<file path="design/flow/config.mk">
export PLATFORM = sky130hd
export DESIGN_NAME = cache
export DESIGN_NICKNAME = cache
export VERILOG_FILES = /design/flow/design.v
export SDC_FILE = /design/flow/constraint.sdc
export NUM_CORES = 4
export LEC_CHECK = 0
export CAP_MARGIN = 20
export CORE_MARGIN = 2
export CORE_UTILIZATION = 70
export CTS_CLUSTER_DIAMETER = 63
export CTS_CLUSTER_SIZE = 21
export SETUP_SLACK_MARGIN = 1.11
export SLEW_MARGIN = 20
export TNS_END_PERCENT = 80
</file>
<file path="design/flow/constraint.sdc">
create_clock -name core_clock -period 4.23 [get_ports {clk}]
set_input_delay 0.8460 -clock core_clock [delete_from_list [all_inputs] [get_ports {clk}]]
set_output_delay 0.8460 -clock core_clock [all_outputs]
set_load 0.01 [all_outputs]
</file>
<file path="design/flow/design.v">
module Ram (
    input  wire        clka,
    input  wire        ena,
    input  wire [ 3:0] wea,
    input  wire [ 2:0] addra,
    input  wire [31:0] dina,
    output reg  [31:0] douta
);
reg [31:0] mem [0:7];
integer b;
always @(posedge clka) begin
    if (ena) begin
        for (b = 0; b < 4; b = b + 1) begin
            if (wea[b])
                mem[addra][b*8 +: 8] <= dina[b*8 +: 8];
        end
        douta <= {wea[3] ? dina[31:24] : mem[addra][31:24],
                  wea[2] ? dina[23:16] : mem[addra][23:16],
                  wea[1] ? dina[15: 8] : mem[addra][15: 8],
                  wea[0] ? dina[ 7: 0] : mem[addra][ 7: 0]};
    end
end
endmodule
module tagv_ram (
    input  wire        clka,
    input  wire        resetn,
    input  wire        ena,
    input  wire        wea,
    input  wire [ 2:0] addra,
    input  wire [25:0] dina,
    output reg  [25:0] douta
);
reg [24:0] tag_mem [0:7];
reg [ 7:0] v_mem;
always @(posedge clka) begin
    if (ena & wea)
        tag_mem[addra] <= dina[25:1];
end
always @(posedge clka) begin
    if (!resetn)
        v_mem <= 8'b0;
    else if (ena & wea)
        v_mem[addra] <= dina[0];
end
always @(posedge clka) begin
    if (ena)
        douta <= wea ? dina : {tag_mem[addra], v_mem[addra]};
end
endmodule
module cache(
    input  wire         clk,
    input  wire         resetn,
    input  wire         valid,
    input  wire         op,
    input  wire [ 2: 0] index,
    input  wire [24: 0] tag,
    input  wire [ 3: 0] offset,
    input  wire [ 3: 0] wstrb,
    input  wire [31: 0] wdata,
    output wire         addr_ok,
    output wire         data_ok,
    output wire [31: 0] rdata,
    output wire         rd_req,
    output wire [ 2: 0] rd_type,
    output wire [31: 0] rd_addr,
    input  wire         rd_rdy,
    input  wire         ret_valid,
    input  wire         ret_last,
    input  wire [31: 0] ret_data,
    output wire         wr_req,
    output wire [ 2: 0] wr_type,
    output wire [31: 0] wr_addr,
    output wire [ 3: 0] wr_wstrb,
    output wire [127:0] wr_data,
    input  wire         wr_rdy
);
parameter idle = 3'b000,lookup = 3'b001,miss = 3'b010,replace = 3'b011,refill = 3'b100;
reg op_reg; 
reg [ 2:0] index_reg;
reg [24:0] tag_reg;
reg [ 3:0] offset_reg;
reg [ 3:0] wstrb_reg;
reg [31:0] wdata_reg;
reg [2:0] state_main;
wire way0_hit;
wire way1_hit;
wire cache_hit;
wire [31:0] way0_load_word;
wire [31:0] way1_load_word;
wire load_res;
wire random; 
wire replace_data;
wire replace_tag;
wire replace_v;
wire replace_d;
reg [1:0] return_num;
reg w_way_reg;
reg [2:0] w_index_reg;
reg [3:0] w_offset_reg;
reg [3:0] w_wstrb_reg;
reg [31:0] w_data_reg;
wire [24:0] way0_tag;
wire way0_v;
wire wea_tagv0;
wire [2:0] addra_tagv0;
wire [25:0] dina_tagv0;
assign wea_tagv0 = ret_valid & ret_last & ~replace_way;
assign addra_tagv0 = ({3{state_main == lookup  || state_main == idle}} & index)
                 | ({3{state_main == miss || state_main == replace || state_main == refill}} & index_reg);
assign dina_tagv0 = {tag_reg,1'b1};                 
tagv_ram tagv_ram_way0 (
  .clka(clk),     
  .resetn(resetn),
  .ena(1'b1),       
  .wea(wea_tagv0),       
  .addra(addra_tagv0),   
  .dina(dina_tagv0),     
  .douta({way0_tag,way0_v})   
);
reg [7:0] way0_d_reg;
wire way0_d;
assign way0_d = way0_d_reg[index_reg];
always@(posedge clk)begin
    if(!resetn)
        way0_d_reg <= 8'b0;
    else if(wr_state & ~w_way_reg)
        way0_d_reg[w_index_reg] <= 1'b1;
    else if(state_main == refill & ret_valid & ret_last &~replace_way)
        way0_d_reg[index_reg] <= op_reg;    
end
wire [127:0] way0_data;
wire [2:0] addra_way0_bank0;
wire [3:0] wea_way0_bank0;
wire [31:0] dina_way0_bank0;
wire [2:0] addra_way0_bank1;
wire [3:0] wea_way0_bank1;
wire [31:0] dina_way0_bank1;
wire [2:0] addra_way0_bank3;
wire [3:0] wea_way0_bank3;
wire [31:0] dina_way0_bank3;
wire [2:0] addra_way0_bank2;
wire [3:0] wea_way0_bank2;
wire [31:0] dina_way0_bank2;
assign addra_way0_bank0 = (wr_state & ~w_offset_reg[3]&~w_offset_reg[2]) ? w_index_reg : 
                        addr_ok ? index : index_reg ;
assign wea_way0_bank0 = ({4{wr_state & ~w_offset_reg[3]&~w_offset_reg[2] & ~w_way_reg}} & w_wstrb_reg ) 
                     |({4{state_main == refill & (return_num == 2'd0) & ret_valid & ~replace_way}}); 
assign dina_way0_bank0 = ({32{wr_state}} & w_data_reg)  
                      | ({32{state_main == refill}})& (
                       ~offset_reg[3]&~offset_reg[2] & op_reg ? {
                                        wstrb_reg[3] ? wdata_reg[31:24] : ret_data[31:24],
                                        wstrb_reg[2] ? wdata_reg[23:16] : ret_data[23:16],
                                        wstrb_reg[1] ? wdata_reg[15: 8] : ret_data[15: 8],
                                        wstrb_reg[0] ? wdata_reg[ 7: 0] : ret_data[ 7: 0]
                                    } : ret_data);
Ram bank0_ram_way0 (  
  .clka(clk),     
  .ena(1'b1),       
  .wea(wea_way0_bank0),       
  .addra(addra_way0_bank0),   
  .dina(dina_way0_bank0),     
  .douta(way0_data[31:0])   
);
assign addra_way0_bank1 = (wr_state & ~w_offset_reg[3]&w_offset_reg[2]) ? w_index_reg : 
                        addr_ok ? index : index_reg ;
assign wea_way0_bank1 = ({4{wr_state & ~w_offset_reg[3]&w_offset_reg[2] & ~w_way_reg}} & w_wstrb_reg ) 
                     |({4{state_main == refill & (return_num == 2'd1) & ret_valid & ~replace_way}}); 
assign dina_way0_bank1 = ({32{wr_state}} & w_data_reg)  
                      | ({32{state_main == refill}})& (
                       ~offset_reg[3]& offset_reg[2] & op_reg ? {
                                        wstrb_reg[3] ? wdata_reg[31:24] : ret_data[31:24],
                                        wstrb_reg[2] ? wdata_reg[23:16] : ret_data[23:16],
                                        wstrb_reg[1] ? wdata_reg[15: 8] : ret_data[15: 8],
                                        wstrb_reg[0] ? wdata_reg[ 7: 0] : ret_data[ 7: 0]
                                    } : ret_data);
Ram bank1_ram_way0 (
  .clka(clk),     
  .ena(1'b1),       
  .wea(wea_way0_bank1),       
  .addra(addra_way0_bank1),   
  .dina(dina_way0_bank1),     
  .douta(way0_data[63:32])   
);
assign addra_way0_bank2 = (wr_state & w_offset_reg[3]&~w_offset_reg[2]) ? w_index_reg : 
                        addr_ok ? index : index_reg ;
assign wea_way0_bank2 = ({4{wr_state & w_offset_reg[3]&~w_offset_reg[2] & ~w_way_reg}} & w_wstrb_reg ) 
                     |({4{state_main == refill & (return_num == 2'd2) & ret_valid & ~replace_way}}); 
assign dina_way0_bank2 = ({32{wr_state}} & w_data_reg)  
                      | ({32{state_main == refill}})& (
                       offset_reg[3]&~offset_reg[2] & op_reg ? {
                                        wstrb_reg[3] ? wdata_reg[31:24] : ret_data[31:24],
                                        wstrb_reg[2] ? wdata_reg[23:16] : ret_data[23:16],
                                        wstrb_reg[1] ? wdata_reg[15: 8] : ret_data[15: 8],
                                        wstrb_reg[0] ? wdata_reg[ 7: 0] : ret_data[ 7: 0]
                                    } : ret_data);
Ram bank2_ram_way0 (
  .clka(clk),     
  .ena(1'b1),       
  .wea(wea_way0_bank2),       
  .addra(addra_way0_bank2),   
  .dina(dina_way0_bank2),     
  .douta(way0_data[95:64])   
);
assign addra_way0_bank3 = (wr_state & w_offset_reg[3]&w_offset_reg[2]) ? w_index_reg : 
                        addr_ok ? index : index_reg ;
assign wea_way0_bank3 = ({4{wr_state & w_offset_reg[3]&w_offset_reg[2] & ~w_way_reg}} & w_wstrb_reg ) 
                     |({4{state_main == refill & (return_num ==2'd3) & ret_valid & ~replace_way}}); 
assign dina_way0_bank3 = ({32{wr_state}} & w_data_reg)  
                      | (({32{state_main == refill}})& (
                       offset_reg[3]&offset_reg[2] & op_reg ? {
                                        wstrb_reg[3] ? wdata_reg[31:24] : ret_data[31:24],
                                        wstrb_reg[2] ? wdata_reg[23:16] : ret_data[23:16],
                                        wstrb_reg[1] ? wdata_reg[15: 8] : ret_data[15: 8],
                                        wstrb_reg[0] ? wdata_reg[ 7: 0] : ret_data[ 7: 0]
                                    } : ret_data));
Ram bank3_ram_way0 (
  .clka(clk),     
  .ena(1'b1),       
  .wea(wea_way0_bank3),       
  .addra(addra_way0_bank3),   
  .dina(dina_way0_bank3),     
  .douta(way0_data[127:96])   
);
wire [24:0] way1_tag;
wire way1_v;
wire wea_tagv1;
wire [2:0] addra_tagv1;
wire [25:0] dina_tagv1;
assign wea_tagv1 = ret_valid & ret_last & replace_way;
assign addra_tagv1 = ({3{state_main == lookup  || state_main == idle}} & index)
                 | ({3{state_main == miss || state_main == replace || state_main == refill}} & index_reg);
assign dina_tagv1 = {tag_reg,1'b1};                 
tagv_ram tagv_ram_way1 (
  .clka(clk),     
  .resetn(resetn),
  .ena(1'b1),       
  .wea(wea_tagv1),       
  .addra(addra_tagv1),   
  .dina(dina_tagv1),     
  .douta({way1_tag,way1_v})   
);
reg [7:0] way1_d_reg;
wire way1_d;
assign way1_d = way1_d_reg[index_reg];
always@(posedge clk)begin
    if(!resetn)
        way1_d_reg <= 8'b0;
    else if(wr_state & w_way_reg)
        way1_d_reg[w_index_reg] <= 1'b1;
    else if(state_main == refill & ret_valid & ret_last & replace_way)
        way1_d_reg[index_reg] <= op_reg;    
end
wire [127:0] way1_data;
wire [2:0] addra_way1_bank0;
wire [3:0] wea_way1_bank0;
wire [31:0] dina_way1_bank0;
wire [2:0] addra_way1_bank1;
wire [3:0] wea_way1_bank1;
wire [31:0] dina_way1_bank1;
wire [2:0] addra_way1_bank3;
wire [3:0] wea_way1_bank3;
wire [31:0] dina_way1_bank3;
wire [2:0] addra_way1_bank2;
wire [3:0] wea_way1_bank2;
wire [31:0] dina_way1_bank2;
assign addra_way1_bank0 = (wr_state & ~w_offset_reg[3]&~w_offset_reg[2]) ? w_index_reg : 
                        addr_ok ? index : index_reg ;
assign wea_way1_bank0 = ({4{wr_state & ~w_offset_reg[3]&~w_offset_reg[2] & w_way_reg}} & w_wstrb_reg ) 
                     |({4{state_main == refill & (return_num == 2'd0) & ret_valid & replace_way}}); 
assign dina_way1_bank0 = ({32{wr_state}} & w_data_reg)  
                      | ({32{state_main == refill}})& (
                       ~offset_reg[3]&~offset_reg[2] & op_reg ? {
                                        wstrb_reg[3] ? wdata_reg[31:24] : ret_data[31:24],
                                        wstrb_reg[2] ? wdata_reg[23:16] : ret_data[23:16],
                                        wstrb_reg[1] ? wdata_reg[15: 8] : ret_data[15: 8],
                                        wstrb_reg[0] ? wdata_reg[ 7: 0] : ret_data[ 7: 0]
                                    } : ret_data);
Ram bank0_ram_way1 (  
  .clka(clk),     
  .ena(1'b1),       
  .wea(wea_way1_bank0),       
  .addra(addra_way1_bank0),   
  .dina(dina_way1_bank0),     
  .douta(way1_data[31:0])   
);
assign addra_way1_bank1 = (wr_state & ~w_offset_reg[3]&w_offset_reg[2]) ? w_index_reg : 
                        addr_ok ? index : index_reg ;
assign wea_way1_bank1 = ({4{wr_state & ~w_offset_reg[3]&w_offset_reg[2] & w_way_reg}} & w_wstrb_reg ) 
                     |({4{state_main == refill & (return_num == 2'd1) & ret_valid & replace_way}}); 
assign dina_way1_bank1 = ({32{wr_state}} & w_data_reg)  
                      | ({32{state_main == refill}})& (
                       ~offset_reg[3]&offset_reg[2] & op_reg ? {
                                        wstrb_reg[3] ? wdata_reg[31:24] : ret_data[31:24],
                                        wstrb_reg[2] ? wdata_reg[23:16] : ret_data[23:16],
                                        wstrb_reg[1] ? wdata_reg[15: 8] : ret_data[15: 8],
                                        wstrb_reg[0] ? wdata_reg[ 7: 0] : ret_data[ 7: 0]
                                    } : ret_data);
Ram bank1_ram_way1 (
  .clka(clk),     
  .ena(1'b1),       
  .wea(wea_way1_bank1),       
  .addra(addra_way1_bank1),   
  .dina(dina_way1_bank1),     
  .douta(way1_data[63:32])   
);
assign addra_way1_bank2 = (wr_state & w_offset_reg[3]&~w_offset_reg[2]) ? w_index_reg : 
                        addr_ok ? index : index_reg ;
assign wea_way1_bank2 = ({4{wr_state & w_offset_reg[3]&~w_offset_reg[2] & w_way_reg}} & w_wstrb_reg ) 
                     |({4{state_main == refill & (return_num == 2'd2) & ret_valid & replace_way}}); 
assign dina_way1_bank2 = ({32{wr_state}} & w_data_reg)  
                      | ({32{state_main == refill}})& (
                       offset_reg[3]&~offset_reg[2] & op_reg ? {
                                        wstrb_reg[3] ? wdata_reg[31:24] : ret_data[31:24],
                                        wstrb_reg[2] ? wdata_reg[23:16] : ret_data[23:16],
                                        wstrb_reg[1] ? wdata_reg[15: 8] : ret_data[15: 8],
                                        wstrb_reg[0] ? wdata_reg[ 7: 0] : ret_data[ 7: 0]
                                    } : ret_data);
Ram bank2_ram_way1 (
  .clka(clk),     
  .ena(1'b1),       
  .wea(wea_way1_bank2),       
  .addra(addra_way1_bank2),   
  .dina(dina_way1_bank2),     
  .douta(way1_data[95:64])   
);
assign addra_way1_bank3 = (wr_state & w_offset_reg[3]&w_offset_reg[2]) ? w_index_reg : 
                        addr_ok ? index : index_reg ;
assign wea_way1_bank3 = ({4{wr_state & w_offset_reg[3]&w_offset_reg[2] & w_way_reg}} & w_wstrb_reg ) 
                     |({4{state_main == refill & (return_num == 2'd3) & ret_valid & replace_way}}); 
assign dina_way1_bank3 = ({32{wr_state}} & w_data_reg)  
                      | ({32{state_main == refill}})& (
                       (offset_reg[3]&offset_reg[2] & op_reg) ? {
                                        wstrb_reg[3] ? wdata_reg[31:24] : ret_data[31:24],
                                        wstrb_reg[2] ? wdata_reg[23:16] : ret_data[23:16],
                                        wstrb_reg[1] ? wdata_reg[15: 8] : ret_data[15: 8],
                                        wstrb_reg[0] ? wdata_reg[ 7: 0] : ret_data[ 7: 0]
                                    } : ret_data);
Ram bank3_ram_way1 (
  .clka(clk),     
  .ena(1'b1),       
  .wea(wea_way1_bank3),       
  .addra(addra_way1_bank3),   
  .dina(dina_way1_bank3),     
  .douta(way1_data[127:96])   
);
always@(posedge clk)begin
    if(!resetn)begin
        op_reg <= 1'b0; 
        index_reg <= 3'b0; 
        tag_reg <= 25'b0; 
        offset_reg <= 4'b0; 
        wstrb_reg <= 4'b0; 
        wdata_reg   <= 32'b0; 
    end
    else if((state_main == idle & valid & !hit_write_cf) |
            (state_main == lookup & (cache_hit & valid & (op | (!op & !hit_write_cf) ))))begin
        op_reg <= op; 
        index_reg <= index; 
        tag_reg <= tag; 
        offset_reg <= offset; 
        wstrb_reg <= wstrb; 
        wdata_reg   <= wdata;         
    end
end
assign way0_hit = way0_v && {way0_tag == tag_reg};
assign way1_hit = way1_v && {way1_tag == tag_reg};
assign cache_hit = way0_hit || way1_hit;
assign way0_load_word = way0_data[offset_reg[3:2]*32 +: 32];
assign way1_load_word = way1_data[offset_reg[3:2]*32 +: 32];
assign load_res = {32{way0_hit}} & way0_load_word
                | {32{way1_hit}} & way1_load_word
                | {32{~cache_hit}} & ret_data;
LFSR u_lfsr(
    .clk(clk),
    .reset(!resetn),
    .lfsr_bit(random)
);                
reg replace_way; 
always@(posedge clk)begin
    if(!resetn)begin
        replace_way <= 1'b0;
    end
    else if(state_main == miss & wr_rdy)begin
        replace_way <= random;
    end
end
always@(posedge clk)begin
    if(!resetn | (state_main == replace && rd_rdy))
        return_num <= 2'b0;
    else if(ret_valid)begin
        return_num <= return_num + 2'b1;
    end
end
always@(posedge clk)begin
    if(!resetn)begin
        state_main <= idle;
    end
    else if(state_main == idle)begin
        if(valid & !hit_write_cf)begin
            state_main <= lookup;       
        end
    end
    else if(state_main == lookup)begin
        if(cache_hit & (!valid | (valid & hit_write_cf)))begin
            state_main <= idle;
        end    
        else if(!cache_hit)begin
            state_main <= miss;
        end 
    end
    else if(state_main == miss)begin
        if(wr_rdy)begin
            state_main <= replace;
        end
    end
    else if(state_main == replace)begin
        if(rd_rdy)begin
            state_main <= refill;
        end
    end
    else if(state_main == refill)begin
        if(ret_valid & ret_last)begin
            state_main <= idle;
        end
    end
    else 
        state_main <= idle;
end
reg wr_state;
wire hit_write_sign;
wire hit_write_cf;
assign hit_write_sign = (state_main == lookup) & op_reg & cache_hit;
assign hit_write_cf = ( (state_main == lookup) & op_reg & (!op & valid) & ({tag,index,offset} == {tag_reg,index_reg,offset_reg}) ) 
                    | ( wr_state & (!op & valid) & (offset[3:2] == w_offset_reg[3:2]));
always@(posedge clk)begin
    if(!resetn)begin
        wr_state <= 1'b0;
        w_way_reg <= 1'b0;
        w_index_reg <= 3'b0;
        w_offset_reg <= 4'b0;
        w_wstrb_reg <= 4'b0;
        w_data_reg <= 32'b0;
    end
    else if(~wr_state)begin
        if(hit_write_sign)begin
            wr_state <= 1'b1;
            w_way_reg <= way1_hit;
            w_index_reg <= index_reg;
            w_offset_reg <= offset_reg;
            w_wstrb_reg <= wstrb_reg;
            w_data_reg <= wdata_reg; 
        end 
    end
    else if(wr_state)begin
        if(hit_write_sign)begin
            w_way_reg <= way1_hit;
            w_index_reg <= index_reg;
            w_offset_reg <= offset_reg;
            w_wstrb_reg <= wstrb_reg;
            w_data_reg <= wdata_reg; 
        end
        else begin
            wr_state <= 1'b0;
        end    
    end
    else 
        wr_state <= 1'b0;
end
assign addr_ok = ((state_main == idle) & !hit_write_cf) || 
                 (state_main == lookup & (cache_hit & valid & (op | (!op & !hit_write_cf) ))); 
assign data_ok = (state_main == lookup & (cache_hit)) ||
                 (state_main == refill && ret_valid && return_num == offset_reg[3:2]);
assign rdata = ({32{state_main == lookup & way0_hit}} & way0_load_word)
             | ({32{state_main == lookup & way1_hit}} & way1_load_word)
             | ({32{state_main == refill}} & ret_data);                  
assign rd_req = (state_main == replace);
assign rd_type = 3'b100;
assign rd_addr = {tag_reg,index_reg,4'd0};
reg wr_req_reg;
assign wr_req = wr_req_reg & 
            ((replace_way) ? (way1_d & way1_v) : (way0_d & way0_v));
assign wr_type = 3'b100;
assign wr_addr = {(replace_way ? way1_tag : way0_tag),index_reg,4'd0};
assign wr_wstrb = 4'b1111;
assign wr_data = replace_way ? way1_data : way0_data;
always@(posedge clk)begin
    if(!resetn)
        wr_req_reg <= 1'b0;
    else if(state_main == miss & wr_rdy)
        wr_req_reg <= 1'b1;
    else if(wr_rdy)
        wr_req_reg <= 1'b0;
end                 
endmodule
module LFSR (
    input wire clk,
    input wire reset,
    output reg lfsr_bit
);
    reg [7:0] lfsr;
    always @(posedge clk) begin
        if (reset) begin
            lfsr <= 8'h1;  
        end else begin
            lfsr <= {lfsr[6:0], lfsr[7] ^ lfsr[5]};  
        end
    end
    always @(posedge clk) begin
        if (reset) begin
            lfsr_bit <= 1'b0;
        end else begin
            lfsr_bit <= lfsr[0];  
        end
    end
endmodule
</file>
<file path="design/flow/run.sh">
#!/bin/bash
# the make line also repeats each setting of config.mk as NAME=value (left out here)
make -C /OpenROAD-flow-scripts/flow DESIGN_CONFIG=/design/flow/config.mk WORK_HOME=/design/flow/orfs CLKGATE_MAP_FILE= finish
</file>
==> job_summary.md, run 1 <==
## PnR job results

| Metric | Value |
|---|---|
| Finish-stage setup viols | `approximately 2300` |
| Layout Skew | `0.04420 ns` |
| Setup TNS Final | `-1614.92 ns` |
| Chip area | `around 160000 um^2` |
| CTS tree | `yes` |
| CTS buffer count | `159` |
| Post-route setup slack | `-1.178 ns` |
| Reg2reg setup slack | `-0.94 ns` |
| EDFF count, synth | `about 2400` |
| Worst slew margin | `12.98%` |
| CTS sink cnt | `2626` |
| Adder Area Share | `less than 1%` |
| Flop pwr share | `a little over half` |
| Worst-path cell chain | `buf_16 > buf_12 > mux2i_4 > a22oi_2 > buf_4 > nand3_1 > a211oi_1 > buf_4 > nand4_1 > nor4_4 > nand2_2 > buf_12 > buf_12 > nor2_4 > a21oi_1 > o21ai_2 > buf_6 > buf_6` |
| # Cells Yosys | `slightly below 6000` |
| Chip Width | `between 300 and 400 um` |
| CP startpoint kind | `flip-flop` |
| VDD IR max | `slightly above 0.4 mV` |
| Hold Worst Slack | `between 0.4 and 0.5 ns` |
| Crit path max fanout | `14` |
| P&R area growth vs syn | `23.38%` |
| P_int | `around 39000 uW` |
| Aoi share | `around 3.4%` |
| WP depth | `18` |
| Xor/xnor share | `less than 1%` |
| Combinational Power Share | `~14%` |
| Switch share | `25.86%` |
| H-tree depth | `4` |
| Top-area cell share | `between 60% and 70%` |
| Main area contributors | `edfxtp_1 68%, mux4_2 13%, mux2i_1 6.5%, dfxtp_1 3.3%, o21ai_0 0.98%` |
| Worst Path Buf+Inv | `8` |
| Worst reg-to-reg path cell count | `23` |
| Most used cell along the critical path | `buf_12` |
| Main logic family | `multiplexers` |
| Fin area | `around 130000 um^2` |
| Least-Margin Pin Slew | `about 1.3 ns` |
| All-Layer GR Usage | `43.92%` |
| Endpoints failing hold | `0` |
| Logic area | `~34000 um^2` |
| Most frequent cells after synthesis | `2448 x edfxtp_1, 710 x mux2i_1, 624 x mux4_2` |
| RSZ-0062 raised after global routing | `true` |
| DP Worst Slack | `-1.249 ns` |
| TritonRoute pass-1 iters | `7` |
| Reg2Reg Capture Point | `bank2_ram_way1.mem[6][21]` |
| Mapped Area | `between 100000 and 150000 um^2` |
| Endpoint, Worst Hold | `u_lfsr.lfsr[5]` |
| Post-synth ARST share | `0%` |
| Clock network power share | `a little under a third` |
| Latency at later pin | `0.88 ns` |
| Clock-pin slew on the worst setup and hold paths | `about 0.08 ns` |
| Cell type with the largest total area | `edfxtp_1` |
| DR vias | `between 60000 and 70000` |
| Worst path arrival time | `4.56 ns` |
| Core area | `between 150000 and 200000 um^2` |
| Initial drt markers | `between 10000 and 15000` |
| Most frequent cell after synthesis | `edfxtp_1` |
| Initial antenna violation count | `22` |
| Clock buffer depth | `3` |
| PortBufs | `approximately 330` |
| Multiplexer share of the synthesized area | `19.81%` |
| Fin nets | `approximately 7300` |
| Routed len/inst | `a little under 40 um` |
| Top Ports | `346` |
| Vias per cell | `7.458` |
| Number of global-route vias before repair | `approximately 66000` |
| Seq. pwr | `28400 uW` |
| Overflow after GRT | `0` |
| Seq/Total Area, Yosys | `between 70% and 80%` |
| Clk pwr | `about 17000 uW` |
| Simple-Gate Area Share | `roughly 3.3%` |
| Hold wc startpoint | `u_lfsr.lfsr[4]` |
| Gp weighted congestion | `a little under 1` |
| Post-DP HPWL | `~230000 um` |
| Yosys cell types | `around 80` |
| Min Tclk post-route | `about 5.4 ns` |
| Leak Pwr | `0.04402 uW` |
| Outcome | `failed layout checks` |
| Synthesis-stage register bit count | `around 2600` |
| First-pass GRT wire length | `483600 um` |
| Crit path required time | `between 3 and 4 ns` |
| Die H | `roughly 400 um` |
| Comb pwr | `7590 uW` |
| Core Util at FP | `between 70% and 80%` |
| Final Max Tran Viols | `0` |
| Fmax | `184.9 MHz` |
| Crit Path Class | `flip-flop to output pin` |
| Power Density | `roughly 390 nW/um^2` |
| Worst Hold Path Cells | `1` |
| Area reported by Yosys stat | `about 110000 um^2` |
| Syn avg cell area | `between 15 and 20 um^2` |
| Root Driver | `clkbuf_16` |
| Core Util, Final | `87.00%` |
| CP max-delay cell | `dfxtp_4` |
| DRC violations left | `0` |
| Top power group | `registers` |
| Mapped Cells | `approximately 5900` |
| Filler instances | `6095` |
| FF/Latch Area | `between 70000 and 80000 um^2` |
| CP Capture Type | `output pin` |
| Top_reg_cell synth | `edfxtp_1` |
| Worst path top cell family by delay | `buffers and inverters` |
| Row cnt | `roughly 140` |
| Largest net degree at the start of global routing | `76` |
| Sw power | `approximately 14000 uW` |
| Antenna-violating nets left | `0` |
| Layout check faults | `setup timing` |
| Hold Crit Class | `flip-flop to flip-flop` |
| Yosys warns | `4` |
| Placed inst area | `approximately 120000 um^2` |
| CP max stage delay | `approximately 0.42 ns` |
| Stage-log warning count | `between 40 and 50` |
| Routed WL | `between 300000 and 400000 um` |
| Max-Cap Viols | `0` |
| Fin crit share | `127.9%` |
| Crit path capture | `rdata[31]` |
-- routing by layer --
| layer | part of all wire [%] | vias up | GRT usage (%) | routed length, um |
|---|---|---|---|---|
| met2 | 45 | 6714 | 65.68 | 166100 |
| met1 | 31 | 34760 | 58.37 | 114600 |
| li1 | - | 26370 | - | - |
| met5 | 0.036 | - | 0 | 133 |
| met4 | 8.3 | 20 | 24.82 | 30720 |
| met3 | 16 | 1561 | 13.51 | 57610 |
-- stage by stage --
stage | cells | total power [uW]
final | 9309 | 52690
after global routing | 9301 | 53400
after CTS | 9177 | 51670
after detailed placement | 8811 | 35500
after global placement | 8810 | 35400
after floorplan | 5875 | 32320
-- area by class of cell --
type	instances	share of cell area [%]
sequential	2626	57.49
multi-input combinational	2819	25.15
timing repair buffer	1498	11.55
clock buffer	218	3.176
tap	2044	1.906
clock inverter	67	0.5959
inverter	27	0.1156
antenna	10	0.01865
-- what timing repair did --
item	CTS	global route
setup endpoints to repair	2727	3202
endpoints found under the hold margin	0	0
pin swaps	77	91
cloned	6	11
buffers inserted	75	109
hold buffers	0	0
gates resized	431	281
==> inputs of run 2 (changes only) <==
- CAP_MARGIN: 20 -> 15
- CORE_UTILIZATION: 70 -> 26
- CTS_CLUSTER_DIAMETER: 63 -> 340
- CTS_CLUSTER_SIZE: 21 -> default
- GPL_TIMING_DRIVEN: default -> 1
- MAX_ROUTING_LAYER: default -> met5
- MIN_ROUTING_LAYER: default -> met1
- PLACE_DENSITY_LB_ADDON: default -> 0.11
- SETUP_SLACK_MARGIN: 1.11 -> default
- SLEW_MARGIN: 20 -> 15
- TNS_END_PERCENT: 80 -> default
- clock period: 4.23 -> 4.52 ns (I/O delays scaled with it)
==> run 2 against run 1 <==
Net effect: the layout still fails its checks (setup timing); synthesized area unchanged; sequential power decreased by 6%; worst hold slack got worse by 0.017 ns; design area increased by 4.3%; via count decreased by 11%; non-clock buffer count decreased by 92; global-route usage decreased by 25 points; die size increased to 2.7 times the previous value; register-to-register slack improved by 0.26 ns; worst setup slack improved by 0.17 ns.
==> job_summary.md, run 2 <==
## PnR job results

| Metric | Value |
|---|---|
| Core Util at FP | `26.10% (-44 points)` |
| Worst slew margin | `17.96% (+5.0 points)` |
| All-Layer GR Usage | `18.69% (-25 points)` |
| CTS sink cnt | `2626 (unchanged)` |
| Overflow after GRT | `0 (unchanged)` |
| WP depth | `14 (-4)` |
| Yosys warns | `4 (unchanged)` |
| Post-DP HPWL | `289100 um (+25%)` |
| DR vias | `62070 (-11%)` |
| Chip Width | `650.7 um (+63%)` |
| Design Power | `58270 uW (+11%)` |
| Yosys cell types | `80 (unchanged)` |
| Synthesis-stage register bit count | `2626 (unchanged)` |
| Outcome | `failed layout checks` |
| Finish-stage setup viols | `2120 (-8.7%)` |
| Latency at later pin | `0.95 ns (+0.07 ns)` |
| Layout Skew | `0.08534 ns (+0.04114 ns)` |
| Vias per cell | `4.793 (-36%)` |
| Main area contributors | `edfxtp_1 68%, mux4_2 13%, mux2i_1 6.5%, dfxtp_1 3.3%, o21ai_0 0.98%` |
| Combinational Power Share | `11.7% (-2.7 points)` |
| Post-route setup slack | `-1.013 ns (+0.1655 ns)` |
| Worst-path cell chain | `buf_12 > buf_6 > buf_4 > mux4_2 > mux2i_4 > xnor2_2 > or4_4 > nor4b_4 > buf_4 > nand4_1 > buf_12 > buf_12 > o21ai_1 > buf_2` |
| Simple-Gate Area Share | `3.291% (unchanged)` |
| Most frequent cells after synthesis | `2448 x edfxtp_1, 710 x mux2i_1, 624 x mux4_2` |
| Top Ports | `346 (unchanged)` |
| Crit Path Class | `flip-flop to output pin` |
| P_int | `43860 uW (+12%)` |
| Area reported by Yosys stat | `108700 um^2 (unchanged)` |
| Crit path max fanout | `24 (+10)` |
| Post-synth ARST share | `0% (unchanged)` |
| P&R area growth vs syn | `28.64%` |
| Endpoints failing hold | `0 (unchanged)` |
| CP max-delay cell | `mux4_2` |
| Xor/xnor share | `0.6363% (unchanged)` |
| Reg2reg setup slack | `-0.68 ns (+0.26 ns)` |
| Filler instances | `39650 (+550%)` |
| Adder Area Share | `0.1841% (unchanged)` |
| Sw power | `14420 uW (+5.8%)` |
| DR top layer | `met5` |
| Min Tclk post-route | `between 5 and 6 ns` |
| TritonRoute pass-1 iters | `7 (unchanged)` |
| Hold Crit Class | `flip-flop to flip-flop` |
| Main logic family | `multiplexers` |
| Worst reg-to-reg path cell count | `17 (-26%)` |
| Clock-pin slew on the worst setup and hold paths | `0.06 ns (-0.02 ns)` |
| Multiplexer share of the synthesized area | `19.81% (unchanged)` |
| Cell type with the largest total area | `edfxtp_1` |
| Fin crit share | `122.4% (-5.4 points)` |
| Crit path capture | `rdata[6]` |
| CP startpoint kind | `flip-flop` |
| H-tree depth | `5 (+1)` |
| PortBufs | `327 (unchanged)` |
| Fin area | `139900 um^2 (+4.3%)` |
| Syn avg cell area | `18.56 um^2 (unchanged)` |
| VDD IR max | `0.2961 mV (-28%)` |
| Initial antenna violation count | `31 (+41%)` |
| Antenna-violating nets left | `0 (unchanged)` |
| CTS buffer count | `313 (+97%)` |
| Mapped Cells | `5859 (unchanged)` |
| Most frequent cell after synthesis | `edfxtp_1` |
| Layout check faults | `setup timing` |
| DRC violations left | `0 (unchanged)` |
| Routed length on met2 | `203500 um (+23%)` |
| Root Driver | `clkbuf_16` |
| Number of global-route vias before repair | `64700 (-2.5%)` |
| Hold wc startpoint | `u_lfsr.lfsr[6]` |
| Seq. pwr | `26600 uW (-6%)` |
| Aoi share | `3.428% (unchanged)` |
| Worst path top cell family by delay | `buffers and inverters` |
| Leak Pwr | `0.04526 uW (+2.8%)` |
| Clock network power share | `42.7% (+11 points)` |
| Mapped Area | `108700 um^2 (unchanged)` |
| Worst path arrival time | `4.63 ns (+0.07 ns)` |
| Most used cell along the critical path | `buf_12` |
| Endpoint, Worst Hold | `u_lfsr.lfsr[7]` |
| Chip area | `423400 um^2 (+170%)` |
| Reg2Reg Capture Point | `bank3_ram_way0.mem[7][27]` |
| Top-area cell share | `67.60% (unchanged)` |
| RSZ-0062 raised after global routing | `true` |
| DP Worst Slack | `-1.347 ns (-0.09893 ns)` |
| Largest net degree at the start of global routing | `72 (-5.3%)` |
| # Cells Yosys | `5859 (unchanged)` |
| Top power group | `registers` |
| Least-Margin Pin Slew | `1.196 ns (-0.1089 ns)` |
| Initial drt markers | `5218 (-56%)` |
| Flop pwr share | `45.6% (-8.3 points)` |
| Clk pwr | `24900 uW (+49%)` |
| Crit path required time | `3.62 ns (+0.24 ns)` |
| First-pass GRT wire length | `549600 um (+14%)` |
| Worst Path Buf+Inv | `7 (-1)` |
| EDFF count, synth | `2448 (unchanged)` |
| Row cnt | `237 (+65%)` |
| CP Capture Type | `output pin` |
| Max-Cap Viols | `0 (unchanged)` |
| Final Max Tran Viols | `0 (unchanged)` |
| Comb pwr | `6830 uW (-10%)` |
| Routed len/inst | `31.20 um (-21%)` |
| Top_reg_cell synth | `edfxtp_1` |
| Routed WL | `404100 um (+9.5%)` |
| Placed inst area | `128200 um^2 (+3.3%)` |
| Fin nets | `7317 (+0.85%)` |
| Met3 wire len | `15650 um (-73%)` |
| Switch share | `24.74% (-1.1 points)` |
| Die H | `650.7 um (+63%)` |
| Gp weighted congestion | `0.8052 (-19%)` |
| CP max stage delay | `0.51 ns (+0.09 ns)` |
| Power Density | `416.6 nW/um^2 (+6.1%)` |
| Worst Hold Path Cells | `1 (unchanged)` |
| CTS tree | `yes` |
| WL met1 | `169300 um (+48%)` |
| Seq/Total Area, Yosys | `70.88% (unchanged)` |
| Fmax | `180.7 MHz` |
| Core area | `416600 um^2 (+170%)` |
| Stage-log warning count | `43 (-2.3%)` |
| Clock buffer depth | `4 (+1)` |
## run 2: repair_timing
action / CTS / global route
setup buffers: 34 / 9
hold buffers: 0 / 0
gates cloned: 6 / 1
resized: 336 / 77
pin swaps: 44 / 9
endpoints found under the setup margin: 2214 / 2249
## run 2: routing by layer
layer | up-vias | track usage [%]
met5 | - | 0
met4 | 4 | 6.582
met3 | 477 | 2.370
met2 | 1518 | 32.63
met1 | 33410 | 23.80
li1 | 26660 | -
## run 2: final cells by class
type / count / area (um^2) / share of cell area, %
flip-flops and latches: 2626 / 77140 / 55.14
multi-input cells: 2819 / 31480 / 22.50
repair buffers: 1406 / 14230 / 10.17
clock buffers: 384 / 8361 / 5.977
well taps: 5497 / 6878 / 4.917
clock inverters: 178 / 1648 / 1.178
inverters: 27 / 118.9 / 0.08497
diodes: 14 / 35.03 / 0.02504
## run 2: metrics by stage
stage                     setup TNS, ns  cells  hold slack [ns]  util [%]
final                          -1053.52  12950           0.4350     33.58
after global routing           -1324.18  12950           0.4476     33.57
after CTS                      -1206.66  12930           0.4406     33.45
after detailed placement       -1856.37  12330           0.4283     30.76
after global placement         -2861.34  12330           0.4203     30.76
after floorplan                  -10.95   5875           0.4119         -
==> inputs of run 3 (changes only) <==
- ABC_AREA: default -> 0
- CAP_MARGIN: 15 -> 20
- CELL_PAD_IN_SITES_DETAIL_PLACEMENT: default -> 0
- CELL_PAD_IN_SITES_GLOBAL_PLACEMENT: default -> 0
- CORE_UTILIZATION: 26 -> 72
- CTS_CLUSTER_DIAMETER: 340 -> 361
- CTS_CLUSTER_SIZE: default -> 24
- HOLD_SLACK_MARGIN: default -> 0.17
- PLACE_DENSITY_LB_ADDON: 0.11 -> 0.0
- SETUP_SLACK_MARGIN: default -> -0.43
- SLEW_MARGIN: 15 -> 20
- TNS_END_PERCENT: default -> 15
- clock period: 4.52 -> 4.23 ns (I/O delays scaled with it)
==> run 3 against run 2 <==
Net effect: the layout still fails its checks (setup timing); synthesized area unchanged; sequential power increased by 7%; worst hold slack improved by 0.0084 ns; synthesized cell count unchanged; power decreased by 17%; combinational power about the same; global-route usage increased by 25 points; non-clock buffer count decreased by 78; critical path depth decreased by 3; clock power decreased by 46%; register-to-register slack got worse by 0.09 ns; critical path type unchanged; critical endpoint is now rdata[25]; largest power group unchanged.
==> job_summary.md, run 3 <==
## PnR job results

| Metric | Value |
|---|---|
| Outcome | `failed layout checks` |
| Layout check faults | `setup timing` |
| Chip Width | `392.6 um (-40%)` |
| Post-DP HPWL | `230500 um (-20%)` |
| Comb pwr | `6820 uW (about the same)` |
| Yosys cell types | `80 (unchanged)` |
| Routed len/inst | `37.02 um (+19%)` |
| Syn avg cell area | `18.56 um^2 (unchanged)` |
| DR vias | `66120 (+6.5%)` |
| Reg2reg setup slack | `-0.77 ns (-0.09 ns)` |
| Aoi share | `3.428% (unchanged)` |
| Seq/Total Area, Yosys | `70.88% (unchanged)` |
| CP max stage delay | `0.56 ns (+0.05 ns)` |
| Worst reg-to-reg path cell count | `16 (-1)` |
| Die H | `392.6 um (-40%)` |
| CTS sink cnt | `2626 (unchanged)` |
| Seq. pwr | `28400 uW (+7%)` |
| Worst Path Buf+Inv | `4 (-3)` |
| Worst path arrival time | `4.36 ns (-0.27 ns)` |
| Stage-log warning count | `45 (+4.7%)` |
| Main area contributors | `edfxtp_1 68%, mux4_2 13%, mux2i_1 6.5%, dfxtp_1 3.3%, o21ai_0 0.98%` |
| Top Ports | `346 (unchanged)` |
| Multiplexer share of the synthesized area | `19.81% (unchanged)` |
| Clock network power share | `27.6% (-15 points)` |
| PortBufs | `327 (unchanged)` |
| H-tree depth | `3 (-2)` |
| WP depth | `11 (-3)` |
| Sw power | `11960 uW (-17%)` |
| Core Util, Final | `84.80% (+51 points)` |
| Top-area cell share | `67.60% (unchanged)` |
| Fin nets | `7045 (-3.7%)` |
| Cell type with the largest total area | `edfxtp_1` |
| Most frequent cells after synthesis | `2448 x edfxtp_1, 710 x mux2i_1, 624 x mux4_2` |
| Root Driver | `clkbuf_16` |
| Latency at later pin | `0.82 ns (-0.13 ns)` |
| Initial drt markers | `10760 (+110%)` |
| RSZ-0062 raised after global routing | `true` |
| Area reported by Yosys stat | `108700 um^2 (unchanged)` |
| Main logic family | `multiplexers` |
| Least-Margin Pin Slew | `1.244 ns (+0.04728 ns)` |
| Initial antenna violation count | `26 (-16%)` |
| Clock buffer depth | `3 (-1)` |
| Worst Hold Path Cells | `1 (unchanged)` |
| Min Tclk post-route | `roughly 5.2 ns` |
| CTS tree | `yes` |
| Combinational Power Share | `14.0% (+2.3 points)` |
| DP Worst Slack | `-1.372 ns (-0.02500 ns)` |
| # Cells Yosys | `5859 (unchanged)` |
| Crit path required time | `3.38 ns (-0.24 ns)` |
| CP max-delay cell | `or4_4` |
| Chip area | `154200 um^2 (-64%)` |
| Crit Path Class | `flip-flop to output pin` |
| Top_reg_cell synth | `edfxtp_1` |
| Top power group | `registers` |
| First-pass GRT wire length | `467100 um (-15%)` |
| Core Util at FP | `72.52% (+46 points)` |
| TritonRoute pass-1 iters | `6 (-1)` |
| Largest net degree at the start of global routing | `110 (+53%)` |
| EDFF count, synth | `2448 (unchanged)` |
| Reg2Reg Capture Point | `bank1_ram_way0.mem[5][15]` |
| Number of global-route vias before repair | `64690 (-0.0031%)` |
| Final Max Tran Viols | `0 (unchanged)` |
| VDD IR max | `0.4795 mV (+62%)` |
| Simple-Gate Area Share | `3.291% (unchanged)` |
| Mapped Area | `108700 um^2 (unchanged)` |
| All-Layer GR Usage | `43.62% (+25 points)` |
| Fmax | `roughly 190 MHz` |
| Routed WL | `335400 um (-17%)` |
| Overflow after GRT | `0 (unchanged)` |
| Post-synth ARST share | `0% (unchanged)` |
| Yosys warns | `4 (unchanged)` |
| Hold Crit Class | `flip-flop to flip-flop` |
| Hold Worst Slack | `0.4434 ns (+0.008421 ns)` |
| Hold wc startpoint | `u_lfsr.lfsr[2]` |
| Crit path max fanout | `10 (-58%)` |
| Antenna-violating nets left | `0 (unchanged)` |
| Synthesis-stage register bit count | `2626 (unchanged)` |
| DRC violations left | `0 (unchanged)` |
| Clk pwr | `13400 uW (-46%)` |
| Vias per cell | `7.297 (+52%)` |
| Fin crit share | `123.0% (+0.58 points)` |
| Finish-stage setup viols | `2188 (+3.2%)` |
| Most frequent cell after synthesis | `edfxtp_1` |
| Clock-pin slew on the worst setup and hold paths | `0.09 ns (+0.03 ns)` |
| Xor/xnor share | `0.6363% (unchanged)` |
| Post-route setup slack | `-0.9724 ns (+0.04049 ns)` |
| Max-Cap Viols | `0 (unchanged)` |
| CP startpoint kind | `flip-flop` |
| Worst slew margin | `14.72% (-3.2 points)` |
| Most used cell along the critical path | `buf_12` |
| Endpoints failing hold | `0 (unchanged)` |
| P_int | `36630 uW (-16%)` |
| Core area | `150000 um^2 (-64%)` |
| Power Density | `382.1 nW/um^2 (-8.3%)` |
| Row cnt | `142 (-40%)` |
| Worst path top cell family by delay | `simple AND/OR/NAND/NOR gates` |
| Flop pwr share | `58.4% (+13 points)` |
| Gp weighted congestion | `1.023 (+27%)` |
| Leak Pwr | `0.04140 uW (-8.5%)` |
| CTS buffer count | `119 (-62%)` |
| Mapped Cells | `5859 (unchanged)` |
| Endpoint, Worst Hold | `u_lfsr.lfsr[3]` |
| Adder Area Share | `0.1841% (unchanged)` |
| CP Capture Type | `output pin` |
| Worst-path cell chain | `buf_12 > mux4_2 > mux2i_4 > xnor2_2 > or4_4 > nor4b_4 > nand4_1 > buf_12 > buf_16 > o21ai_4 > buf_6` |
| Hold buffer count at CTS | `0 (unchanged)` |
| Layout Skew | `0.03728 ns (-0.04805 ns)` |
| Switch share | `24.62% (-0.12 points)` |
| Crit path capture | `rdata[25]` |
| P&R area growth vs syn | `16.94%` |
## run 3: area by class of cell
cell class,instances,area [um^2]
diodes,16,40.04
clock buffers,222,3407
clock inverters,6,100.1
fillers,6704,22790
inverters,27,123.9
multi-input cells,2819,31540
flip-flops and latches,2626,77140
well taps,2016,2522
repair buffers,1328,12290
## run 3: metal layers
| layer | track usage, % | vias up | routed length [um] |
|---|---|---|---|
| li1 | - | 25920 | - |
| met1 | 58.20 | 33390 | 107800 |
| met2 | 66.51 | 5766 | 155500 |
| met5 | 1.499 | - | 506 |
| met4 | 21.27 | 30 | 20450 |
| met3 | 13.32 | 1007 | 51240 |
## run 3: through the flow
stage,total power (uW),instance area (um^2),instances,TNS [ns]
finish,48590,127200,9060,-1145.42
global placement,35130,121300,8756,-1597.36
floorplan,32050,108800,5875,-337.80
global route,49390,127100,9045,-1314.78
CTS,48150,126400,9037,-1048.68
detailed placement,35240,121500,8763,-1847.96
## run 3: repair_timing
action | in CTS | in global routing
endpoints found under the setup margin | 2072 | 2095
gates cloned | 2 | 1
buffers inserted | 54 | 9
resized | 368 | 110
pin swaps | 50 | 19
==> inputs of run 4 (changes only) <==
- CORE_MARGIN: 2 -> 3
- CTS_CLUSTER_DIAMETER: 361 -> 57
- PLACE_DENSITY_LB_ADDON: 0.0 -> 0.01
- SETUP_SLACK_MARGIN: -0.43 -> 1.24
- clock period: 4.23 -> 4.25 ns (I/O delays scaled with it)
==> run 4 against run 3 <==
Net effect: the layout still fails its checks (setup timing); wire length up 12%; clock power up 31%; register-to-register slack worse by 0.30 ns; cell count up 1.1%; combinational power up 7.0%; non-clock buffer count up 52; design area up 3.3%; via count up 6.7%.
==> job_summary.md, run 4 <==
## PnR job results

| Metric | Value |
|---|---|
| CTS sink cnt | `2626 (unchanged)` |
| Worst-path cell chain | `buf_4 > nor2_1 > buf_4 > buf_4 > a22oi_1 > a21boi_0 > nor4_2 > nand4b_1 > buf_4 > nor4_4 > buf_6 > nand2_8 > buf_12 > buf_6 > nor2_2 > a21oi_1 > o21ai_1 > buf_2` |
| Top Ports | `346 (unchanged)` |
| Fin crit share | `130.9% (+7.9 points)` |
| Seq/Total Area, Yosys | `70.88% (unchanged)` |
| Adder Area Share | `0.1841% (unchanged)` |
| CP startpoint kind | `flip-flop` |
| CP Capture Type | `output pin` |
| Max-Cap Viols | `0 (unchanged)` |
| Top_reg_cell synth | `edfxtp_1` |
| Fin nets | `7138 (+1.3%)` |
| Main logic family | `multiplexers` |
| Endpoints failing hold | `0 (unchanged)` |
| GR Util met2 | `70.82% (+4.3 points)` |
| Multiplexer share of the synthesized area | `19.81% (unchanged)` |
| Root Driver | `clkbuf_16` |
| Number of global-route vias before repair | `68590 (+6.0%)` |
| Crit path capture | `rdata[20]` |
| Least-Margin Pin Slew | `1.238 ns (-0.005433 ns)` |
| Post-DP HPWL | `234400 um (+1.7%)` |
| Stage-log warning count | `43 (-4.4%)` |
| Post-route setup slack | `-1.315 ns (-0.3422 ns)` |
| Final Max Tran Viols | `0 (unchanged)` |
| CTS buffer count | `159 (+34%)` |
| CP max stage delay | `0.49 ns (-0.07 ns)` |
| Row cnt | `141 (-0.70%)` |
| Core Util at FP | `73.03% (+0.51 points)` |
| Most frequent cells after synthesis | `2448 x edfxtp_1, 710 x mux2i_1, 624 x mux4_2` |
| Routed WL | `375800 um (+12%)` |
| First-pass GRT wire length | `513300 um (+9.9%)` |
| CP max-delay cell | `dfxtp_4` |
| Combinational Power Share | `13.7% (-0.3 points)` |
| Chip Width | `394.6 um (+0.51%)` |
| Crit path required time | `3.40 ns (+0.02 ns)` |
| Top-area cell share | `67.60% (unchanged)` |
| Vias per cell | `7.700 (+5.5%)` |
| Syn avg cell area | `18.56 um^2 (unchanged)` |
| # Cells Yosys | `5859 (unchanged)` |
| Initial antenna violation count | `25 (-3.8%)` |
| Worst reg-to-reg path cell count | `22 (+6)` |
| Routed len/inst | `41.04 um (+11%)` |
| Power Density | `404.0 nW/um^2 (+5.7%)` |
| Mapped Cells | `5859 (unchanged)` |
| GR peak layer | `met2` |
| Post-synth ARST share | `0% (unchanged)` |
| All-Layer GR Usage | `47.24% (+3.6 points)` |
| Layout check faults | `setup timing` |
| Reg2reg setup slack | `-1.07 ns (-0.30 ns)` |
| Simple-Gate Area Share | `3.291% (unchanged)` |
| PortBufs | `327 (unchanged)` |
| TritonRoute pass-1 iters | `15 (+9)` |
| M1 GR Usage | `60.64% (+2.4 points)` |
| Switch share | `26.27% (+1.7 points)` |
| Most frequent cell after synthesis | `edfxtp_1` |
| Chip area | `155700 um^2 (+1.0%)` |
| Hold wc startpoint | `u_lfsr.lfsr[0]` |
| Finish-stage setup viols | `2255 (+3.1%)` |
| Gp weighted congestion | `0.9893 (-3.3%)` |
| P&R area growth vs syn | `20.85%` |
| Design Power | `53090 uW (+9.3%)` |
| CTS tree | `yes` |
| Area reported by Yosys stat | `108700 um^2 (unchanged)` |
| Placed insts | `8764 (+0.011%)` |
| Initial drt markers | `13270 (+23%)` |
| Mapped Area | `108700 um^2 (unchanged)` |
| Yosys cell types | `80 (unchanged)` |
| Min Tclk post-route | `about 5.6 ns` |
| Leak Pwr | `0.04297 uW (+3.8%)` |
| Met3 usage | `15.65% (+2.3 points)` |
| Worst Path Buf+Inv | `8 (+4)` |
| Layout Skew | `0.03481 ns (-0.002477 ns)` |
| DRC violations left | `0 (unchanged)` |
| Worst slew margin | `15.09% (+0.37 points)` |
| Most used cell along the critical path | `buf_4` |
| Crit Path Class | `flip-flop to output pin` |
| Sw power | `13950 uW (+17%)` |
| Hold Crit Class | `flip-flop to flip-flop` |
| Endpoint, Worst Hold | `u_lfsr.lfsr[1]` |
| RSZ-0062 raised after global routing | `true` |
| Seq. pwr | `28200 uW (about the same)` |
| H-tree depth | `4 (+1)` |
| P_int | `39140 uW (+6.9%)` |
| Die H | `394.6 um (+0.51%)` |
| Clock buffer depth | `3 (unchanged)` |
| Fmax | `179.7 MHz` |
| WP depth | `18 (+7)` |
| Outcome | `failed layout checks` |
| Comb pwr | `7300 uW (+7.0%)` |
| Core area | `148900 um^2 (-0.70%)` |
| Final non-filler cell total | `9157 (+1.1%)` |
| Top power group | `registers` |
| Synthesis-stage register bit count | `2626 (unchanged)` |
| Main area contributors | `edfxtp_1 68%, mux4_2 13%, mux2i_1 6.5%, dfxtp_1 3.3%, o21ai_0 0.98%` |
| Aoi share | `3.428% (unchanged)` |
| Yosys warns | `4 (unchanged)` |
| DR vias | `70510 (+6.7%)` |
| Cell type with the largest total area | `edfxtp_1` |
| Flop pwr share | `53.2% (-5.2 points)` |
| Clock-pin slew on the worst setup and hold paths | `0.10 ns (about the same)` |
| Overflow after GRT | `0 (unchanged)` |
| Antenna-violating nets left | `0 (unchanged)` |
| Largest net degree at the start of global routing | `84 (-24%)` |
| Clock network power share | `33.1% (+5.5 points)` |
| Reg2Reg Capture Point | `bank3_ram_way1.mem[3][20]` |
| Hold Worst Slack | `0.4444 ns (+0.0009280 ns)` |
| VDD IR max | `0.4046 mV (-16%)` |
| Latency at later pin | `0.84 ns (+0.02 ns)` |
| Worst path top cell family by delay | `buffers and inverters` |
| Worst Hold Path Cells | `1 (unchanged)` |
| Worst path arrival time | `4.71 ns (+0.35 ns)` |
| Crit path max fanout | `8 (-2)` |
| Clk pwr | `17600 uW (+31%)` |
| Xor/xnor share | `0.6363% (unchanged)` |
| EDFF count, synth | `2448 (unchanged)` |
## run 4: cell type report
cell class              instances  area, um^2
flip-flops and latches       2626       77140
multi-input cells            2820       32950
fillers                      5543       17480
repair buffers               1380       13170
clock buffers                 185        4235
well taps                    2002        2505
clock inverters               101        1245
inverters                      27       133.9
diodes                         16       40.04
## run 4: through the flow
stage	util [%]	worst slack (ns)	cell area, um^2	TNS (ns)
6_report	88.26	-1.315	131400	-1803.50
5_1_grt	88.23	-1.306	131400	-1897.99
4_1_cts	87.70	-1.121	130600	-1575.53
3_5_place_dp	83.03	-1.081	123600	-1269.63
3_3_place_gp	83.02	-0.9707	123600	-1161.17
2_1_floorplan	-	0.04027	111000	0
## run 4: what timing repair did
| item | 4_1_cts | 5_1_grt |
|---|---|---|
| gates resized | 364 | 91 |
| endpoints found under the setup margin | 3449 | 4178 |
| pin swaps | 49 | 41 |
| hold buffers | 0 | 0 |
| buffers inserted | 57 | 25 |
| cloned | 8 | 0 |
## run 4: layer usage
layer / wire (um) / vias up
met5: 392 / -
li1: - / 26130
met1: 111100 / 34860
met4: 34000 / 24
met3: 60830 / 1875
met2: 169500 / 7628
==> inputs of run 5 (changes only) <==
- ABC_AREA: 0 -> default
- CELL_PAD_IN_SITES_DETAIL_PLACEMENT: 0 -> default
- CELL_PAD_IN_SITES_GLOBAL_PLACEMENT: 0 -> default
- CORE_MARGIN: 3 -> 2
- CORE_UTILIZATION: 72 -> 68
- CTS_CLUSTER_DIAMETER: 57 -> default
- CTS_CLUSTER_SIZE: 24 -> default
- GPL_TIMING_DRIVEN: 1 -> default
- HOLD_SLACK_MARGIN: 0.17 -> default
- MAX_ROUTING_LAYER: met5 -> default
- MIN_ROUTING_LAYER: met1 -> default
- PLACE_DENSITY_LB_ADDON: 0.01 -> default
- SETUP_SLACK_MARGIN: 1.24 -> 1.44
- TNS_END_PERCENT: 15 -> default
- clock period: 4.25 -> 5.47 ns (I/O delays scaled with it)
==> run 5 against run 4 <==
Net effect: still fails the layout checks on setup timing; clock skew up 0.013 ns; clock power up 5%; non-clock buffer count down 256; synthesized cell count unchanged; wire length down 6.2%; core utilization down 2.4 points; cell count about the same; flip-flop count unchanged; largest cell class unchanged.
==> job_summary.md, run 5 <==
## PnR job results

| Metric | Value |
|---|---|
| Yosys cell types | `80 (unchanged)` |
| Gp weighted congestion | `0.9780 (-1.1%)` |
| Top Ports | `346 (unchanged)` |
| Antenna-violating nets left | `0 (unchanged)` |
| Clock network power share | `40.1% (+7.0 points)` |
| Worst-path cell chain | `buf_12 > buf_6 > mux4_2 > mux2i_4 > xnor2_2 > nor4_2 > nand4_1 > nor4_4 > buf_4 > nand2_8 > buf_12 > clkbuf_16 > nor2_4 > a21oi_2 > o21ai_1 > buf_2` |
| Simple-Gate Area Share | `3.291% (unchanged)` |
| Min Tclk post-route | `5.757 ns` |
| Mapped Cells | `5859 (unchanged)` |
| Syn avg cell area | `18.56 um^2 (unchanged)` |
| CP max stage delay | `0.54 ns (+0.05 ns)` |
| Post-route setup slack | `-0.2875 ns (+1.027 ns)` |
| Largest net degree at the start of global routing | `85 (+1.2%)` |
| Least-Margin Pin Slew | `1.197 ns (-0.04098 ns)` |
| H-tree depth | `5 (+1)` |
| Filler instances | `6549 (+18%)` |
| Post-synth ARST share | `0% (unchanged)` |
| Main area contributors | `edfxtp_1 68%, mux4_2 13%, mux2i_1 6.5%, dfxtp_1 3.3%, o21ai_0 0.98%` |
| First-pass GRT wire length | `492000 um (-4.1%)` |
| CTS tree | `yes` |
| Clk pwr | `18400 uW (+5%)` |
| Die H | `403.9 um (+2.3%)` |
| All-Layer GR Usage | `43.36% (-3.9 points)` |
| Crit path capture | `rdata[9]` |
| Worst reg-to-reg path cell count | `21 (-4.5%)` |
| RSZ-0062 raised after global routing | `true` |
| Most frequent cells after synthesis | `2448 x edfxtp_1, 710 x mux2i_1, 624 x mux4_2` |
| Hold Crit Class | `flip-flop to flip-flop` |
| Clock-pin slew on the worst setup and hold paths | `0.06 ns (-0.04 ns)` |
| Worst path top cell family by delay | `simple AND/OR/NAND/NOR gates` |
| Power Density | `336.5 nW/um^2 (-17%)` |
| Reg2Reg Capture Point | `bank0_ram_way0.mem[6][6]` |
| Routed WL | `352300 um (-6.2%)` |
| Root Driver | `clkbuf_16` |
| Routed len/inst | `38.49 um (-6.2%)` |
| WP depth | `16 (-2)` |
| Setup TNS Final | `-7.463 ns (+1796.04 ns)` |
| Area reported by Yosys stat | `108700 um^2 (unchanged)` |
| Core Util at FP | `68.58% (-4.5 points)` |
| Crit Path Class | `flip-flop to output pin` |
| CTS sink cnt | `2626 (unchanged)` |
| Crit path max fanout | `7 (-1)` |
| Post-DP HPWL | `224200 um (-4.3%)` |
| CP startpoint kind | `flip-flop` |
| PortBufs | `327 (unchanged)` |
| Outcome | `failed layout checks` |
| Max-Cap Viols | `0 (unchanged)` |
| Yosys warns | `4 (unchanged)` |
| Fin nets | `7001 (-1.9%)` |
| Xor/xnor share | `0.6363% (unchanged)` |
| Hold buffer count at CTS | `0 (unchanged)` |
| Fin crit share | `105.3% (-26 points)` |
| CP Capture Type | `output pin` |
| Clock buffer depth | `4 (+1)` |
| DRC violations left | `0 (unchanged)` |
| Number of global-route vias before repair | `66460 (-3.1%)` |
| Cell type with the largest total area | `edfxtp_1` |
| Comb pwr | `5460 uW (-25%)` |
| VDD IR max | `0.3694 mV (-8.7%)` |
| Sw power | `11180 uW (-20%)` |
| Endpoints failing hold | `0 (unchanged)` |
| EDFF count, synth | `2448 (unchanged)` |
| Multiplexer share of the synthesized area | `19.81% (unchanged)` |
| Main logic family | `multiplexers` |
| Flop pwr share | `48.0% (-5.2 points)` |
| CTS buffer count | `278 (+75%)` |
| Chip area | `163100 um^2 (+4.8%)` |
| Core area | `158600 um^2 (+6.5%)` |
| Synthesis-stage register bit count | `2626 (unchanged)` |
| Endpoint, Worst Hold | `u_lfsr.lfsr[5]` |
| DP Worst Slack | `-0.7850 ns (+0.2963 ns)` |
| P_int | `34650 uW (-11%)` |
| Chip Width | `403.9 um (+2.3%)` |
| DR vias | `66760 (-5.3%)` |
| Combinational Power Share | `11.9% (-1.8 points)` |
| Final Max Tran Viols | `0 (unchanged)` |
| Adder Area Share | `0.1841% (unchanged)` |
| # Cells Yosys | `5859 (unchanged)` |
| Switch share | `24.40% (-1.9 points)` |
| Initial antenna violation count | `16 (-36%)` |
| Fmax | `173.7 MHz` |
| Latency at later pin | `0.92 ns (+0.08 ns)` |
| Finish-stage setup viols | `51 (-98%)` |
| Seq. pwr | `22000 uW (-22%)` |
| Top power group | `registers` |
| Top-area cell share | `67.60% (unchanged)` |
| Row cnt | `146 (+3.5%)` |
| Mapped Area | `108700 um^2 (unchanged)` |
| Worst path arrival time | `4.66 ns (-0.05 ns)` |
| Leak Pwr | `0.04412 uW (+2.7%)` |
| Initial drt markers | `10790 (-19%)` |
| Worst Hold Path Cells | `1 (unchanged)` |
| TritonRoute pass-1 iters | `7 (-8)` |
| Seq/Total Area, Yosys | `70.88% (unchanged)` |
| Hold wc startpoint | `u_lfsr.lfsr[4]` |
| Reg2reg setup slack | `-0.05 ns (+1.02 ns)` |
| Overflow after GRT | `0 (unchanged)` |
| Layout Skew | `0.04769 ns (+0.01289 ns)` |
| Top_reg_cell synth | `edfxtp_1` |
| Most used cell along the critical path | `buf_12` |
| P&R area growth vs syn | `25.26%` |
| Stage-log warning count | `45 (+4.7%)` |
| Worst slew margin | `17.90% (+2.8 points)` |
| Vias per cell | `7.294 (-5.3%)` |
| Design Power | `45840 uW (-14%)` |
| Worst Path Buf+Inv | `6 (-2)` |
| Aoi share | `3.428% (unchanged)` |
| Most frequent cell after synthesis | `edfxtp_1` |
| CP max-delay cell | `mux4_2` |
| Layout check faults | `setup timing` |
| Crit path required time | `4.38 ns (+0.98 ns)` |
==> run 5: stage by stage <==
| step | hold slack [ns] | area, um^2 | cells | utilization, % |
|---|---|---|---|---|
| 2_1_floorplan | 0.4119 | 112200 | 5875 | - |
| 6_report | 0.4354 | 136200 | 9153 | 85.91 |
| 3_5_place_dp | 0.4235 | 124900 | 8565 | 78.79 |
| 5_1_grt | 0.4496 | 136200 | 9146 | 85.90 |
| 3_3_place_gp | 0.4207 | 124900 | 8565 | 78.78 |
| 4_1_cts | 0.4400 | 135600 | 9134 | 85.52 |
==> run 5: layout make-up <==
cell class / instances / area, um^2 / area share, %
antenna: 7 / 17.52 / 0.01286
clock buffer: 358 / 7527 / 5.526
timing repair buffer: 1124 / 13260 / 9.732
multi-input combinational: 2820 / 34420 / 25.27
inverter: 27 / 157.7 / 0.1157
tap: 2072 / 2592 / 1.903
clock inverter: 119 / 1111 / 0.8157
sequential: 2626 / 77140 / 56.63
==> run 5: timing repair <==
item	in CTS	in global routing
pin swaps	39	42
gates resized	408	82
cloned	10	1
endpoints found under the setup margin	2360	2360
setup buffers	82	9
==> run 5: routing by layer <==
metal  GRT usage [%]  up-vias  wire (um)
met3           14.07     1188      49330
met4           24.74       14      25070
met2           65.04     5633     161800
met1           56.75    34020     115800
met5               0        -        293
li1                -    25910          -
==> inputs of run 6 (changes only) <==
- CAP_MARGIN: 20 -> 35
- CELL_PAD_IN_SITES_DETAIL_PLACEMENT: default -> 2
- CORE_UTILIZATION: 68 -> 40
- CTS_CLUSTER_SIZE: default -> 13
- GPL_TIMING_DRIVEN: default -> 1
- MIN_ROUTING_LAYER: default -> met1
- SETUP_SLACK_MARGIN: 1.44 -> default
- clock period: 5.47 -> 4.4 ns (I/O delays scaled with it)
==> run 6 against run 5 <==
Net effect: the layout fails its checks (capacitance limit, slew limit, setup timing); global-route usage decreased by 6.3 points; synthesized cell count unchanged; highest routed layer unchanged; power increased by 36%.
==> job_summary.md, run 6 <==
## PnR job results

| Metric | Value |
|---|---|
| Outcome | `failed layout checks` |
| Layout check faults | `capacitance limit, slew limit, setup timing` |
| Hold Worst Slack | `0.4551 ns (+0.01968 ns)` |
| Mapped Area | `108700 um^2 (unchanged)` |
| Placed insts | `10390 (+21%)` |
| First-pass GRT wire length | `705500 um (+43%)` |
| Power Density | `451.6 nW/um^2 (+34%)` |
| Core Util, Final | `50.95% (-35 points)` |
| Yosys cell types | `80 (unchanged)` |
| VDD IR max | `0.3304 mV (-11%)` |
| Top-area cell share | `67.60% (unchanged)` |
| P&R area growth vs syn | `26.74%` |
| Synthesis-stage register bit count | `2626 (unchanged)` |
| Number of global-route vias before repair | `78320 (+18%)` |
| Placed inst area | `124600 um^2 (-0.25%)` |
| FF/Latch Area | `77140 um^2 (about the same)` |
| Reg2reg setup slack | `-1.86 ns (-1.81 ns)` |
| CP Capture Type | `output pin` |
| Worst slew margin | `-2.195% (-20 points)` |
| Top power group | `registers` |
| Finish-stage setup viols | `2393 (+4600%)` |
| Max-Cap Viols | `1 (+1)` |
| Least-Margin Pin Slew | `1.523 ns (+0.3255 ns)` |
| Clock buffer depth | `4 (unchanged)` |
| Crit path capture | `rdata[29]` |
| Syn avg cell area | `18.56 um^2 (unchanged)` |
| Routed WL | `567900 um (+61%)` |
| Die H | `525.4 um (+30%)` |
| # Cells Yosys | `5859 (unchanged)` |
| Crit Path Class | `flip-flop to output pin` |
| DP Worst Slack | `-1.341 ns (-0.5555 ns)` |
| Fmax | `approximately 160 MHz` |
| Area reported by Yosys stat | `108700 um^2 (unchanged)` |
| Hold wc startpoint | `u_lfsr.lfsr[4]` |
| Worst reg-to-reg path cell count | `15 (-29%)` |
| Crit path max fanout | `7 (unchanged)` |
| CTS tree | `yes` |
| Hold Crit Class | `flip-flop to flip-flop` |
| Vias per cell | `7.129 (-2.3%)` |
| EDFF count, synth | `2448 (unchanged)` |
| CTS buffer count | `290 (+4.3%)` |
| Post-route setup slack | `-1.913 ns (-1.626 ns)` |
| Crit path required time | `3.52 ns (-0.86 ns)` |
| Mapped Cells | `5859 (unchanged)` |
| Seq/Total Area, Yosys | `70.88% (unchanged)` |
| WP depth | `20 (+4)` |
| Top Ports | `346 (unchanged)` |
| Worst path arrival time | `5.43 ns (+0.77 ns)` |
| Endpoint, Worst Hold | `u_lfsr.lfsr[5]` |
| Core Util at FP | `40.20% (-28 points)` |
| Reg2Reg Capture Point | `bank1_ram_way1.mem[4][30]` |
| Largest net degree at the start of global routing | `88 (+3.5%)` |
| Most used cell along the critical path | `buf_4` |
| Yosys warns | `4 (unchanged)` |
| Core area | `270500 um^2 (+71%)` |
| Stage-log warning count | `45 (unchanged)` |
| Row cnt | `191 (+31%)` |
| Simple-Gate Area Share | `3.291% (unchanged)` |
| Worst path top cell family by delay | `buffers and inverters` |
| H-tree depth | `5 (unchanged)` |
| CP startpoint kind | `flip-flop` |
| Post-DP HPWL | `313200 um (+40%)` |
| Chip Width | `525.4 um (+30%)` |
| Final Max Tran Viols | `5 (+5)` |
| Combinational Power Share | `12.9% (+1.0 points)` |
| Most frequent cells after synthesis | `2448 x edfxtp_1, 710 x mux2i_1, 624 x mux4_2` |
| PortBufs | `327 (unchanged)` |
| Switch share | `28.41% (+4.0 points)` |
| All-Layer GR Usage | `37.05% (-6.3 points)` |
| Clk pwr | `26900 uW (+46%)` |
## run 6: what timing repair did
action                     in CTS  in global routing
pin swaps                      30                 68
buffers inserted               50                 67
resized                       432                243
hold buffers                    0                  0
setup endpoints to repair    2327               2333
gates cloned                    5                  2
## run 6: per-layer routing
layer  track usage (%)  wire length, um  vias to the layer above
met1             42.59           180000                    40790
met3             10.67            70440                     3174
met5                 0              663                        -
met4             28.86            61980                       64
li1                  -                -                    26780
met2             58.38           254800                     8374
## run 6: area by class of cell
| class | count | area share, % |
|---|---|---|
| Clock buffer | 363 | 5.621 |
| Multi-Input combinational cell | 2819 | 23.57 |
| Sequential cell | 2626 | 55.97 |
| Antenna cell | 62 | 0.1126 |
| Tap cell | 3570 | 3.241 |
| Timing Repair Buffer | 1478 | 10.13 |
| Clock inverter | 162 | 1.256 |
| Inverter | 27 | 0.09532 |
## run 6: per-stage QoR
stage	total power, uW	TNS, ns
finish	62250	-3281.66
detailed placement	34490	-2185.58
global placement	34160	-1618.63
floorplan	30840	-28.70
global route	62640	-2596.37
CTS	60220	-2064.59
Power figures rest on the tool's default switching activity, not on a simulated workload.
